Design complex_multiplier, start of the top module:
module complex_multiplier
    #(parameter integer     OPERAND_WIDTH_A = 16,  
      parameter integer     OPERAND_WIDTH_B = 16,  
      parameter integer     OPERAND_WIDTH_OUT = 32,   
      parameter integer     STAGES = 6,   
      parameter             BLOCKING = 0,
      parameter             ROUND_MODE = 0,
      parameter integer     GROWTH_BITS = 0,   
      parameter             BYTE_ALIGNED = 1,
      localparam            EFF_PORT_WIDTH_A = BYTE_ALIGNED ? ((OPERAND_WIDTH_A*2+15)/16)*16 : OPERAND_WIDTH_A * 2,
      localparam            EFF_PORT_WIDTH_B = BYTE_ALIGNED ? ((OPERAND_WIDTH_B*2+15)/16)*16 : OPERAND_WIDTH_B * 2,
      localparam            EFF_PORT_WIDTH_OUT = BYTE_ALIGNED ? ((OPERAND_WIDTH_OUT*2+15)/16)*16 : OPERAND_WIDTH_OUT * 2
    )
    (   
        input                                           aclk,
        input                                           aresetn,
		input                                           rounding_cy,
        input               [EFF_PORT_WIDTH_A - 1 : 0]    s_axis_a_tdata,
        output reg                                      s_axis_a_tready,
        input                                           s_axis_a_tvalid,
        input               [EFF_PORT_WIDTH_B - 1 : 0]    s_axis_b_tdata,
        output reg                                      s_axis_b_tready,
        input                                           s_axis_b_tvalid,
        output reg  		[EFF_PORT_WIDTH_OUT - 1 : 0]  m_axis_dout_tdata,
        output reg                                      m_axis_dout_tvalid,
        input                                           m_axis_dout_tready
        );
export LEC_CHECK = 0
export ABC_AREA = 1
export CAP_MARGIN = 20
export CORE_ASPECT_RATIO = 0.5
export CORE_MARGIN = 2
export CORE_UTILIZATION = 72
export CTS_CLUSTER_DIAMETER = 330
export CTS_CLUSTER_SIZE = 99
export PLACE_DENSITY = 0.43
export SETUP_SLACK_MARGIN = 0.62
export SLEW_MARGIN = 20
export TNS_END_PERCENT = 10
create_clock -name core_clock -period 2.22 [get_ports {aclk}]
run.sh (not shown) runs the stock make flow with config.mk's settings and CLKGATE_MAP_FILE=.
The baseline did not get past global routing.
Rerun with:
==> flow/config.mk (replaced) <==
export PLATFORM = sky130hd
export DESIGN_NAME = complex_multiplier
export DESIGN_NICKNAME = complex_multiplier
export VERILOG_FILES = /design/flow/design.v
export SDC_FILE = /design/flow/constraint.sdc
export NUM_CORES = 4
export LEC_CHECK = 0
export CAP_MARGIN = 20
export CORE_MARGIN = 2
export CORE_UTILIZATION = 70
export SLEW_MARGIN = 20
==> flow/constraint.sdc (replaced) <==
create_clock -name core_clock -period 6.16 [get_ports {aclk}]
set_input_delay 1.2320 -clock core_clock [delete_from_list [all_inputs] [get_ports {aclk}]]
set_output_delay 1.2320 -clock core_clock [all_outputs]
set_load 0.01 [all_outputs]
=> The new run reached the layout checks and failed them: negative setup slack; synthesized area is lower by about 9%; die area went down by 6.3%; synthesized cell count came out lower by 28%.

## job 101
Starting RTL as in the previous note.
Settings: LEC_CHECK=0, ABC_AREA=0, CAP_MARGIN=20, CORE_ASPECT_RATIO=0.7, CORE_MARGIN=2, CORE_UTILIZATION=72, CTS_CLUSTER_DIAMETER=253, CTS_CLUSTER_SIZE=17, SETUP_SLACK_MARGIN=-0.45, SLEW_MARGIN=20; clock period 4.47 ns.
Every stage of job 101 finished as expected; the final checks, on the other hand, flagged setup timing, which means the layout fails.
Modified inputs, job 102 compared to job 101
Settings: ABC_AREA: 0 -> unset; CTS_CLUSTER_SIZE: 17 -> unset; CORE_ASPECT_RATIO: 0.7 -> unset; CORE_UTILIZATION: 72 -> 66; CTS_CLUSTER_DIAMETER: 253 -> unset; SETUP_SLACK_MARGIN: -0.45 -> unset; the clock period (ns, I/O delays scaled along): 4.47 -> 7.26.
==> comparison <==
- Job 102 | status: complete | timing, DRC, antenna: pass
- Looking only at sum of routed wire segments on met1, and setting everything else aside, the lower value of job 101 and job 102 goes to job 102.
- Compared with job 101, count of placed standard cells including taps in job 102 decreased by a few percent.
- Going from job 101 to job 102, the die area was enlarged.
Edits applied to the flow inputs when going from job 102 to job 103:
Settings: a change of CAP_MARGIN from 20 to 0; a change of CORE_UTILIZATION from 66 to 72; a change of the clock period (ns, I/O delays scaled along) from 7.26 to 4.05.
[summary]
- Nothing crashed in job 103 and all stages finished; the problem is that the final layout failed, the offending checks being setup timing.
- Summary of job 103 over job 102: required arrival time at the worst endpoint lost 3170 ps; die area lost about 8%; first-pass GRT wire length picked up an extra about 23%; final period utilization picked up an extra 62 points.
- Per the comparison of job 103 with job 102, area of the placeable core decreased 8.8%; area growth from synthesis to final layout increased 15 points.
Modified inputs, job 104 compared to job 103
Settings: CAP_MARGIN now 15, was 0; SETUP_SLACK_MARGIN now 0.14, previously not set; HOLD_SLACK_MARGIN now -0.09, previously not set; the clock period (ns, I/O delays scaled along) now 6.11, was 4.05.
Notes after the runs:
Although it ran to completion, job 104 produced a layout that fails the final checks because of setup timing. Of the two candidates, job 103 has the better worst-case clock skew and job 104 the worse one. Relative to job 103, global-route track usage on met2 decreased by 9.3 points in job 104. Job 104 vs. job 103: final critical-path share of the clock period went down; clock period minus worst slack went down 58 ps; via total after detailed routing saw a decrease; relative max-transition margin went down 2.0 points. The start point of the critical path comes out b_i_dd[4] in one run and a_i_dddd[4] in the other, namely in job 103 and job 104 respectively.
